## tundra
Design cpu_v, start of the top module:
module  cpu_v(wire_clock, wire_reset, bus_RAM_DATA_IN,bus_RAM_DATA_OUT,bus_RAM_ADDRESS,wire_RW, bus_keyboard, videoflag, bus_vga_pos, bus_vga_char,data_debug, led);
==> flow/config.mk <==
export PLATFORM = sky130hd
export DESIGN_NAME = cpu_v
export DESIGN_NICKNAME = cpu_v
export VERILOG_FILES = /design/flow/design.v
export SDC_FILE = /design/flow/constraint.sdc
export NUM_CORES = 4
export LEC_CHECK = 0
export ABC_AREA = 1
export CAP_MARGIN = 30
export CORE_MARGIN = 2
export CORE_UTILIZATION = 72
export CTS_CLUSTER_DIAMETER = 396
export CTS_CLUSTER_SIZE = 13
export PLACE_DENSITY_LB_ADDON = 0.25
export SETUP_SLACK_MARGIN = -0.77
export SLEW_MARGIN = 20
==> flow/constraint.sdc <==
create_clock -name core_clock -period 14.8 [get_ports {wire_clock}]
set_input_delay 2.9600 -clock core_clock [delete_from_list [all_inputs] [get_ports {wire_clock}]]
set_output_delay 2.9600 -clock core_clock [all_outputs]
set_load 0.01 [all_outputs]
run.sh (not shown) runs the stock make flow with config.mk's settings and CLKGATE_MAP_FILE=.
The log for tundra ends in 5_1_grt with error GRT-0232, so the run never completed.
For willow, these inputs were changed with respect to tundra:
==> flow/config.mk <==
export PLATFORM = sky130hd
export DESIGN_NAME = cpu_v
export DESIGN_NICKNAME = cpu_v
export VERILOG_FILES = /design/flow/design.v
export SDC_FILE = /design/flow/constraint.sdc
export NUM_CORES = 4
export LEC_CHECK = 0
export CAP_MARGIN = 20
export CORE_MARGIN = 2
export CORE_UTILIZATION = 57
export CTS_CLUSTER_DIAMETER = 100
export SLEW_MARGIN = 20
==> flow/constraint.sdc <==
create_clock -name core_clock -period 33.1 [get_ports {wire_clock}]
set_input_delay 6.6200 -clock core_clock [delete_from_list [all_inputs] [get_ports {wire_clock}]]
set_output_delay 6.6200 -clock core_clock [all_outputs]
set_load 0.01 [all_outputs]
Findings:
The final reports for willow and tundra show area of the synthesized netlist per yosys stat lower in the former.
Going from tundra to willow, number of instances in the synthesized netlist shrank by more than 10%.
Note that the number of buffers created by CTS recorded for tundra amounts to 0.79 times the value seen in willow.
willow vs tundra on row count: willow is the higher one.
Going from tundra to willow, die outline area higher, total setup buffers inserted after CTS now smaller, xor/xnor cell area share of the yosys netlist barely changed, H-tree depth went up 1, core area up 24%.
willow was carried through to the last stage, and its layout satisfied the timing, design-rule and antenna checks.
Compared with tundra, in willow area after synthesis shows a reduction of 750 µm², cell count after placement decreased 20%.
> inputs changed (willow -> juniper)
==> flow/config.mk <==
export PLATFORM = sky130hd
export DESIGN_NAME = cpu_v
export DESIGN_NICKNAME = cpu_v
export VERILOG_FILES = /design/flow/design.v
export SDC_FILE = /design/flow/constraint.sdc
export NUM_CORES = 4
export LEC_CHECK = 0
export ABC_AREA = 1
export CAP_MARGIN = 20
export CORE_MARGIN = 2
export CORE_UTILIZATION = 72
export CTS_CLUSTER_DIAMETER = 234
export MAX_ROUTING_LAYER = met4
export SLEW_MARGIN = 20
==> flow/constraint.sdc <==
create_clock -name core_clock -period 21.8 [get_ports {wire_clock}]
set_input_delay 4.3600 -clock core_clock [delete_from_list [all_inputs] [get_ports {wire_clock}]]
set_output_delay 4.3600 -clock core_clock [all_outputs]
set_load 0.01 [all_outputs]
--- outcome ---
Every stage of the flow completed for willow, and the final layout passed the timing, design-rule and antenna checks.
juniper never completed, since it errored out during 5_1_grt.
juniper — area fraction in full adders, half adders and majority gates 0.33 points lower, willow as reference
In the tables for willow and juniper, worst slack at placement reads higher with willow.
Across both runs, part of the Yosys area used for sequential elements was lower for juniper than for willow.
juniper -> willow: async set-reset flop share out of synthesis delta 0, exact match
Between willow and juniper, the difference in HPWL after detailed placement is negligible.
juniper — vertical die size 10% lower, willow as reference
[inputs] xenon vs juniper
==> flow/config.mk <==
export PLATFORM = sky130hd
export DESIGN_NAME = cpu_v
export DESIGN_NICKNAME = cpu_v
export VERILOG_FILES = /design/flow/design.v
export SDC_FILE = /design/flow/constraint.sdc
export NUM_CORES = 4
export LEC_CHECK = 0
export CAP_MARGIN = 20
export CORE_MARGIN = 2
export CORE_UTILIZATION = 60
export SLEW_MARGIN = 20
==> flow/constraint.sdc <==
create_clock -name core_clock -period 31.1 [get_ports {wire_clock}]
set_input_delay 6.2200 -clock core_clock [delete_from_list [all_inputs] [get_ports {wire_clock}]]
set_output_delay 6.2200 -clock core_clock [all_outputs]
set_load 0.01 [all_outputs]
==> results <==
The final layout from xenon, which completed every stage, passed the timing, design-rule and antenna checks at the end of the flow. The die area in xenon was higher than what juniper gave. The lower total number of placement rows of juniper and xenon is in juniper. simple AND/OR/NAND/NOR gates as the main kind of combinational logic by area was reported by juniper, and AND-OR/OR-AND gates by xenon. Number of cell instances after yosys synthesis in xenon vs juniper: down 19%. The xor and xnor area share after synthesis of xenon and that of juniper are within noise of each other. Cell resize tally after clock tree synthesis for xenon: 257 down relative to juniper. In the reports for juniper and xenon, the larger number of cells in the design after placement belongs to juniper. Higher average footprint of a synthesized cell was reported by xenon, not juniper.
diff inputs: xenon => cedar
-- flow/config.mk --
<<< xenon, line 6
export NUM_CORES = 4
export LEC_CHECK = 0
export CAP_MARGIN = 20
export CORE_MARGIN = 2
export CORE_UTILIZATION = 60
export SLEW_MARGIN = 20
>>> cedar, line 6
export NUM_CORES = 4
export LEC_CHECK = 0
export ABC_AREA = 1
export CAP_MARGIN = 20
export CORE_MARGIN = 2
export CORE_UTILIZATION = 72
export CTS_CLUSTER_DIAMETER = 326
export CTS_CLUSTER_SIZE = 97
export PLACE_DENSITY = 0.4
export SLEW_MARGIN = 20
export TNS_END_PERCENT = 10
==> flow/constraint.sdc <==
create_clock -name core_clock -period 17.3 [get_ports {wire_clock}]
set_input_delay 3.4600 -clock core_clock [delete_from_list [all_inputs] [get_ports {wire_clock}]]
set_output_delay 3.4600 -clock core_clock [all_outputs]
set_load 0.01 [all_outputs]
### Flow results
Tool error GRT-0232 stopped cedar during 5_1_grt; no final results. Diff cedar..xenon | post-synthesis share of cell area spent on xor and xnor gates | negligible. cedar against xenon: buffer count from post-CTS setup fixing went up 54; post-synthesis instance area went up about 1.7%; compound-gate portion of the synthesized area went down 0.50 points; post-placement cell area went up 5000 µm²; die outline height went down about 8%. cedar reports a higher area reported by Yosys stat than xenon does. cedar — effective utilization at floorplan 12 points higher, xenon as reference.
Input-level comparison between ember and cedar:
==> flow/config.mk <==
export PLATFORM = sky130hd
export DESIGN_NAME = cpu_v
export DESIGN_NICKNAME = cpu_v
export VERILOG_FILES = /design/flow/design.v
export SDC_FILE = /design/flow/constraint.sdc
export NUM_CORES = 4
export LEC_CHECK = 0
export CAP_MARGIN = 20
export CORE_MARGIN = 2
export CORE_UTILIZATION = 68
export CTS_CLUSTER_SIZE = 34
export MAX_ROUTING_LAYER = met4
export SETUP_SLACK_MARGIN = 4.88
export SLEW_MARGIN = 20
==> flow/constraint.sdc <==
create_clock -name core_clock -period 25.9 [get_ports {wire_clock}]
set_input_delay 5.1800 -clock core_clock [delete_from_list [all_inputs] [get_ports {wire_clock}]]
set_output_delay 5.1800 -clock core_clock [all_outputs]
set_load 0.01 [all_outputs]
### Flow results
- Complete run, failing final checks: ember, reason capacitance limit, slew limit, setup timing.
- Relative to cedar, the total placed cells including tap cells of ember is lower by about 20%.
- When ember is measured against cedar, its number of gates resized after cts turns out about 70% higher.
- Of ember and cedar, the run reporting the higher synthesized cell count was cedar.
- From cedar to ember the numbers moved as follows: post-synth design cell area fell 1.7%; count of pins on the block boundary about even; fraction of the mapped netlist area in adder cells rose 0.33 points; die size rose 2600 µm².
- Compared to cedar, ember has yosys cell count 1189 lower.
- Combinational family with the most area after synthesis = AND-OR/OR-AND gates: ember; combinational family with the most area after synthesis = simple AND/OR/NAND/NOR gates: cedar
- Delta (ember minus cedar): average cell area after synthesis grew by about 20%; post-synth area from yosys stat went down; placement row count went up by 2.
